==> inputs of job 4282 <==
==> flow/design.v <==
module apb_dut (
  input  wire        PSEL,
  input  wire        PENABLE,
  input  wire [31:0] PADDR,
  input  wire        PWRITE,
  input  wire [31:0] PWDATA,
  input  wire        PCLK,
  input  wire        PRESET,
  output reg  [31:0] PRDATA,
  output reg         PREADY,
  output reg         PSLVERR
);
  parameter IDLE   = 2'b00;
  parameter SETUP  = 2'b01;
  parameter ACCESS = 2'b10;
  reg [1:0] ps, ns;  
  reg [31:0] mem [31:0];  
  reg        mem_we;      
  always @(posedge PCLK) begin
    if (PRESET) begin
      ps <= IDLE;
    end else begin
      ps <= ns;
    end
  end
  always @(posedge PCLK) begin
    if (mem_we) begin
      mem[PADDR[4:0]] <= PWDATA;
    end
  end
  always @(*) begin
    ns      = ps;
    PREADY  = 1'b0;  
    PSLVERR = 1'b0;  
    mem_we  = 1'b0;
    PRDATA  = mem[PADDR[4:0]];
    case (ps)
      IDLE: begin
        if (PSEL == 1'b1 && PENABLE == 1'b0) begin
          ns = SETUP;
        end else begin
          ns = IDLE;
        end
      end
      SETUP: begin
        if (PSEL == 1'b1 && PENABLE == 1'b1) begin
          ns     = ACCESS;
          PREADY = 1'b1;  
          if (PADDR >= 32) begin  
            PSLVERR = 1'b1;
          end else begin
            if (PWRITE) begin
              mem_we = 1'b1;
            end
          end
        end else if (PSEL == 1'b1 && PENABLE == 1'b0) begin
          ns = SETUP;
        end else begin
          ns = IDLE;
        end
      end
      ACCESS: begin
        PREADY = 1'b1;  
        if (PADDR >= 32) begin
          PSLVERR = 1'b1;
        end
        if (PSEL == 1'b1 && PENABLE == 1'b0) begin
          ns = SETUP;
        end else if (PSEL == 1'b0 && PENABLE == 1'b0) begin
          ns = IDLE;
        end else begin
          ns = IDLE;
        end
      end
      default: ns = IDLE;
    endcase
  end
endmodule
==> flow/run.sh <==
#!/bin/bash
# the make line also repeats each setting of config.mk as NAME=value (left out here)
make -C /OpenROAD-flow-scripts/flow DESIGN_CONFIG=/design/flow/config.mk WORK_HOME=/design/flow/orfs CLKGATE_MAP_FILE= finish
==> flow/config.mk <==
export PLATFORM = sky130hd
export DESIGN_NAME = apb_dut
export DESIGN_NICKNAME = apb_dut
export VERILOG_FILES = /design/flow/design.v
export SDC_FILE = /design/flow/constraint.sdc
export NUM_CORES = 4
export LEC_CHECK = 0
export CAP_MARGIN = 20
export CELL_PAD_IN_SITES_DETAIL_PLACEMENT = 0
export CELL_PAD_IN_SITES_GLOBAL_PLACEMENT = 0
export CORE_ASPECT_RATIO = 0.64
export CORE_MARGIN = 2
export CORE_UTILIZATION = 72
export CTS_CLUSTER_SIZE = 100
export GPL_ROUTABILITY_DRIVEN = 0
export MAX_ROUTING_LAYER = met5
export MIN_ROUTING_LAYER = met1
export PLACE_DENSITY_LB_ADDON = 0.05
export SETUP_SLACK_MARGIN = -0.27
export SLEW_MARGIN = 20
==> flow/constraint.sdc <==
create_clock -name core_clock -period 2.7 [get_ports {PCLK}]
set_input_delay 0.5400 -clock core_clock [delete_from_list [all_inputs] [get_ports {PCLK}]]
set_output_delay 0.5400 -clock core_clock [all_outputs]
set_load 0.01 [all_outputs]
==> inputs of job 1486, as changes to job 4282 <==
- ABC_AREA: not set -> 1
- CAP_MARGIN: 20 -> 5
- CELL_PAD_IN_SITES_DETAIL_PLACEMENT: 0 -> not set
- CELL_PAD_IN_SITES_GLOBAL_PLACEMENT: 0 -> not set
- CORE_ASPECT_RATIO: 0.64 -> not set
- CORE_MARGIN: 2 -> 9
- CORE_UTILIZATION: 72 -> 38
- CTS_CLUSTER_DIAMETER: not set -> 126
- CTS_CLUSTER_SIZE: 100 -> not set
- GPL_ROUTABILITY_DRIVEN: 0 -> not set
- MAX_ROUTING_LAYER: met5 -> not set
- MIN_ROUTING_LAYER: met1 -> not set
- PLACE_DENSITY_LB_ADDON: 0.05 -> not set
- SETUP_SLACK_MARGIN: -0.27 -> not set
- SLEW_MARGIN: 20 -> 40
==> flow/constraint.sdc (replaced) <==
create_clock -name core_clock -period 4.2 [get_ports {PCLK}]
set_input_delay 0.8400 -clock core_clock [delete_from_list [all_inputs] [get_ports {PCLK}]]
set_output_delay 0.8400 -clock core_clock [all_outputs]
set_load 0.01 [all_outputs]
==> summary of the runs <==
Job 4282 finished but fails on negative setup slack. Job 1486 passed the timing, design-rule and antenna checks.
Total power: job 4282 is larger than job 1486 (about 50%).
Against job 4282, the cell count of job 1486 is larger by 76%.
Between job 4282 and job 1486, the lower worst hold slack is in job 4282 (gap 0.089 ns).
Between job 1486 and job 4282, the lower global-route usage is in job 1486 (gap 23 points).
Of job 1486 and job 4282, job 1486 has the higher via count (gap about 15%, measured against job 4282).


==> run X: inputs <==
Starts from the design.v that is shown in full above.
clock: 2.33 ns
lec_check: 0
cap_margin: 20
core_margin: 2
core_utilization: 72
cts_cluster_size: 33
setup_slack_margin: -0.18
slew_margin: 20
run.sh (not shown) runs the stock make flow with config.mk's settings and CLKGATE_MAP_FILE=.
==> run G (differences from run X) <==
ABC_AREA = 1   (was not set)
CAP_MARGIN = 35   (was 20)
CORE_MARGIN = 5   (was 2)
CORE_UTILIZATION = 38   (was 72)
CTS_CLUSTER_DIAMETER = 115   (was not set)
CTS_CLUSTER_SIZE = not set   (was 33)
GPL_ROUTABILITY_DRIVEN = 1   (was not set)
HOLD_SLACK_MARGIN = 0.24   (was not set)
SETUP_SLACK_MARGIN = not set   (was -0.18)
SLEW_MARGIN = 40   (was 20)
==> flow/constraint.sdc (replaced) <==
create_clock -name core_clock -period 4.2 [get_ports {PCLK}]
set_input_delay 0.8400 -clock core_clock [delete_from_list [all_inputs] [get_ports {PCLK}]]
set_output_delay 0.8400 -clock core_clock [all_outputs]
set_load 0.01 [all_outputs]
==> run M (differences from run X) <==
CELL_PAD_IN_SITES_DETAIL_PLACEMENT = 0   (was not set)
CELL_PAD_IN_SITES_GLOBAL_PLACEMENT = 0   (was not set)
CORE_ASPECT_RATIO = 1.13   (was not set)
CORE_UTILIZATION = 67   (was 72)
CTS_CLUSTER_SIZE = 100   (was 33)
GPL_ROUTABILITY_DRIVEN = 0   (was not set)
MAX_ROUTING_LAYER = met4   (was not set)
MIN_ROUTING_LAYER = met1   (was not set)
PLACE_DENSITY_LB_ADDON = 0.05   (was not set)
SETUP_SLACK_MARGIN = 0.83   (was -0.18)
TNS_END_PERCENT = 45   (was not set)
==> flow/constraint.sdc (replaced) <==
create_clock -name core_clock -period 2.86 [get_ports {PCLK}]
set_input_delay 0.5720 -clock core_clock [delete_from_list [all_inputs] [get_ports {PCLK}]]
set_output_delay 0.5720 -clock core_clock [all_outputs]
set_load 0.01 [all_outputs]
==> run C (differences from run X) <==
CORE_UTILIZATION = 11   (was 72)
CTS_CLUSTER_SIZE = not set   (was 33)
SETUP_SLACK_MARGIN = not set   (was -0.18)
==> flow/constraint.sdc (replaced) <==
create_clock -name core_clock -period 6.59 [get_ports {PCLK}]
set_input_delay 1.3180 -clock core_clock [delete_from_list [all_inputs] [get_ports {PCLK}]]
set_output_delay 1.3180 -clock core_clock [all_outputs]
set_load 0.01 [all_outputs]
==> comparison <==
- Sequential share of layout area: run M < run C < run G.
- Against run G, the core utilization of run C is lower by 31 points.
- Clock power, highest first: run M, run G, run C.
- Clock skew, highest first: run C, run M, run G.
- Sequential power, lowest first: run C, run G, run M.
- Wire length, lowest first: run C, run G, run M.
- Run G ran to the end with no violations. Run X stopped in global routing (5_1_grt). Run M ran to the end with violations: negative setup slack. Run C passed the timing, design-rule and antenna checks.
- In run M the clock-buffer cell count is lower than in run C, by 7.
- Register-to-register slack, highest first: run C, run G, run M.
- Of run G and run X, run G has the higher die size (gap 110%, measured against run X).
==> figures <==
Area of all placed cells without fillers: run M 53700 um2; run G 49600 um2; run C 49700 um2; run X -
Clock tree skew after final layout: run M 0.0239 ns; run G 0.0226 ns; run C 0.0603 ns; run X -
Share of power burned in the clock network: run M 41.8%; run G 42.5%; run C 40.1%; run X -
Final setup margin: run M -0.494 ns; run G 0.148 ns; run C 0.352 ns; run X -
Outcome: run M failed layout checks; run G complete, no violations; run C complete, no violations; run X stopped before the end
Last stage reached: run M -; run G -; run C -; run X global routing (5_1_grt)
Reasons for failing layout checks: run M negative setup slack; run G -; run C -; run X -
Fraction of standard cell area in multi-input logic: run M 19.6%; run G 22.3%; run C 16.1%; run X -
Clock group: run M 13.5 mW; run G 9.26 mW; run C 5.24 mW; run X -
Critical path's slowest cell: run M sky130_fd_sc_hd__edfxtp_1; run G sky130_fd_sc_hd__clkdlybuf4s50_1; run C sky130_fd_sc_hd__nor4_1; run X -
Chip width: run M 232 um; run G 345 um; run C 601 um; run X 237 um
Signal inverters: run M 1; run G 17; run C 1; run X -
Cell Count, Final, Fillers Out: run M 3513; run G 5820; run C 7114; run X -
Setup slack, reg-to-reg: run M 0.52 ns; run G 1.84 ns; run C 3.41 ns; run X -
Power attributed to combinational cells: run M 2.26 mW; run G 1.29 mW; run C 0.644 mW; run X -
HPWL after detailed placement: run M 62700 um; run G 67000 um; run C 68100 um; run X 59900 um
Most common cell in the synthesized netlist: run M sky130_fd_sc_hd__edfxtp_1; run G sky130_fd_sc_hd__nand2_1; run C sky130_fd_sc_hd__edfxtp_1; run X sky130_fd_sc_hd__edfxtp_1
Buffers inserted during post-CTS setup optimization: run M 83; run G 0; run C 0; run X 73
TritonCTS clock tree: run M done; run G done; run C done; run X -
Routed wire length: run M 158000 um; run G 119000 um; run C 110000 um; run X -
OpenROAD warnings: run M 30; run G 27; run C 27; run X -


==> job 9633: inputs <==
Starts from the design.v that is shown in full above.
make LEC_CHECK=0 ABC_AREA=1 CAP_MARGIN=10 CORE_MARGIN=9 CORE_UTILIZATION=38 CTS_CLUSTER_DIAMETER=126 GPL_ROUTABILITY_DRIVEN=0 HOLD_SLACK_MARGIN=0.24 SLEW_MARGIN=40 finish   # period 4.2 ns
==> job 8938: changes against job 9633 <==
==> flow/config.mk (replaced) <==
export PLATFORM = sky130hd
export DESIGN_NAME = apb_dut
export DESIGN_NICKNAME = apb_dut
export VERILOG_FILES = /design/flow/design.v
export SDC_FILE = /design/flow/constraint.sdc
export NUM_CORES = 4
export LEC_CHECK = 0
export CAP_MARGIN = 20
export CORE_MARGIN = 2
export CORE_UTILIZATION = 40
export SLEW_MARGIN = 20
==> job 6357: changes against job 9633 <==
==> flow/config.mk (replaced) <==
export PLATFORM = sky130hd
export DESIGN_NAME = apb_dut
export DESIGN_NICKNAME = apb_dut
export VERILOG_FILES = /design/flow/design.v
export SDC_FILE = /design/flow/constraint.sdc
export NUM_CORES = 4
export LEC_CHECK = 0
export ABC_AREA = 0
export CAP_MARGIN = 20
export CORE_MARGIN = 2
export CORE_UTILIZATION = 72
export CTS_CLUSTER_DIAMETER = 204
export CTS_CLUSTER_SIZE = 47
export PLACE_DENSITY_LB_ADDON = 0.17
export SETUP_SLACK_MARGIN = 0.69
export SLEW_MARGIN = 20
==> flow/constraint.sdc (replaced) <==
create_clock -name core_clock -period 2.33 [get_ports {PCLK}]
set_input_delay 0.4660 -clock core_clock [delete_from_list [all_inputs] [get_ports {PCLK}]]
set_output_delay 0.4660 -clock core_clock [all_outputs]
set_load 0.01 [all_outputs]
==> summary of the runs <==
- Job 6357 ended with an error in global routing. Job 9633 produced a clean layout. Job 8938 completed with no timing, DRC or antenna violations.
- Against job 8938, the wire length of job 9633 is higher by about 15%.
- In job 8938 the worst hold slack is worse than in job 9633, by 0.024 ns.
- Between job 8938 and job 9633, the lower area after synthesis is in job 8938 (gap 7.9%, measured against job 9633).
- Between job 8938 and job 9633, the lower clock power is in job 8938 (gap about 2%, measured against job 9633).
- Sequential power is about the same in job 9633 and job 8938.


==> cedar <==
RTL: the design.v shown in full above, as it stands there.
clock: 3.17 ns
lec_check: 0
cap_margin: 20
cell_pad_in_sites_detail_placement: 0
cell_pad_in_sites_global_placement: 0
core_aspect_ratio: 0.64
core_margin: 2
core_utilization: 72
cts_cluster_size: 100
gpl_routability_driven: 0
max_routing_layer: met5
min_routing_layer: met1
place_density_lb_addon: 0.05
slew_margin: 20
==> yarrow: changes against cedar <==
==> flow/config.mk (replaced) <==
export PLATFORM = sky130hd
export DESIGN_NAME = apb_dut
export DESIGN_NICKNAME = apb_dut
export VERILOG_FILES = /design/flow/design.v
export SDC_FILE = /design/flow/constraint.sdc
export NUM_CORES = 4
export LEC_CHECK = 0
export ABC_AREA = 1
export CAP_MARGIN = 0
export CELL_PAD_IN_SITES_DETAIL_PLACEMENT = 2
export CELL_PAD_IN_SITES_GLOBAL_PLACEMENT = 3
export CORE_ASPECT_RATIO = 1.92
export CORE_MARGIN = 2
export CORE_UTILIZATION = 58
export CTS_CLUSTER_SIZE = 48
export GPL_ROUTABILITY_DRIVEN = 1
export MAX_ROUTING_LAYER = met5
export MIN_ROUTING_LAYER = met1
export PLACE_DENSITY_LB_ADDON = 0.05
export SETUP_SLACK_MARGIN = 0.22
export SLEW_MARGIN = 15
export TNS_END_PERCENT = 5
==> flow/constraint.sdc (replaced) <==
create_clock -name core_clock -period 2.96 [get_ports {PCLK}]
set_input_delay 0.5920 -clock core_clock [delete_from_list [all_inputs] [get_ports {PCLK}]]
set_output_delay 0.5920 -clock core_clock [all_outputs]
set_load 0.01 [all_outputs]
==> delta: changes against cedar <==
--- a/flow/config.mk
+++ b/flow/config.mk
@@ -13,3 +13,3 @@
 export CORE_UTILIZATION = 72
-export CTS_CLUSTER_SIZE = 100
+export CTS_CLUSTER_SIZE = 44
 export GPL_ROUTABILITY_DRIVEN = 0
@@ -18,2 +18,3 @@
 export PLACE_DENSITY_LB_ADDON = 0.05
-export SLEW_MARGIN = 20
+export SETUP_SLACK_MARGIN = 0.83
+export SLEW_MARGIN = 35
==> flow/constraint.sdc (replaced) <==
create_clock -name core_clock -period 2.88 [get_ports {PCLK}]
set_input_delay 0.5760 -clock core_clock [delete_from_list [all_inputs] [get_ports {PCLK}]]
set_output_delay 0.5760 -clock core_clock [all_outputs]
set_load 0.01 [all_outputs]
==> impl_metrics.yaml <==
# physical design summary
die:
  initial_core_util_pct: 72.77
  die_area_um2: 56360
status:
  status: "stopped before the end"
  failing_step: "5_1_grt"
clocking:
  htreeDepth: 3
place:
  port_buffers: 102
  dpl_cell_area_um2: 44170
  hpwl_um: 65010
yosys:
  syn-cell-area_um2: 39190
  mux_area_share_pct: 13.08
  ys_area_um2: 39190
Source of the figures above: delta

==> impl_metrics.yaml <==
# physical design summary
status:
  status: "stopped before the end"
  failing_step: "3_1_place_gp_skip_io"
  stop_error: "[ERROR FLW-0024] Place density exceeds 1.0 (current PLACE_DENSITY_LB_ADDON =  0.05). Please check if the value of  PLACE_DENSITY_LB_ADDON is between 0 and 0.99."
yosys:
  syn_inst: 4100
  ys_async_sr_fraction_pct: 0
  top_cells_by_count: "nand2_1 (2730), edfxtp_1 (1024), nor2_1 (117), clkbuf_1 (101), buf_2 (69)"
  synth_stat.cells: 4100
  synth.most_common_cell: "nand2_1"
  synthAoiAreaFrac_pct: 0.01176
  syn_area_per_cell_um2: 10.38
  edf_count: 1024
  simple_gate_area_share_pct: 25.47
  syn-cell-area_um2: 42560
  xor_area_share_pct: 0
  mux_area_share_pct: 0
  ys_area_um2: 42560
die:
  die_area_um2: 75680
  initial_core_util_pct: 58.56
Source of the figures above: yarrow

==> impl_metrics.yaml <==
# physical design summary
die:
  initial_core_util_pct: 72.77
  die_area_um2: 56360
power_and_ir_drop:
  seq_power_share_pct: 54.7
  internal_power_mw: 21.45
routing:
  drtIter0Drc: 4458
  first_pass_iters: 6
yosys:
  syn_inst: 2099
  syn-cell-area_um2: 39190
  ys_area_um2: 39190
  mux_area_share_pct: 13.08
place:
  port_buffers: 102
  hpwl_um: 65000
  dpl_cell_area_um2: 44150
final_layout:
  layout.nets: 2565
clocking:
  cts_buffers: 87
  htreeDepth: 3
  cts_resized: 248
timing:
  setup_violations: 6
  fin_ws_ns: -0.1435
status:
  so_faults: "setup timing"
  status: "complete, but fails checks"
Source of the figures above: cedar

Power figures rest on the tool's default switching activity, not on a simulated workload.
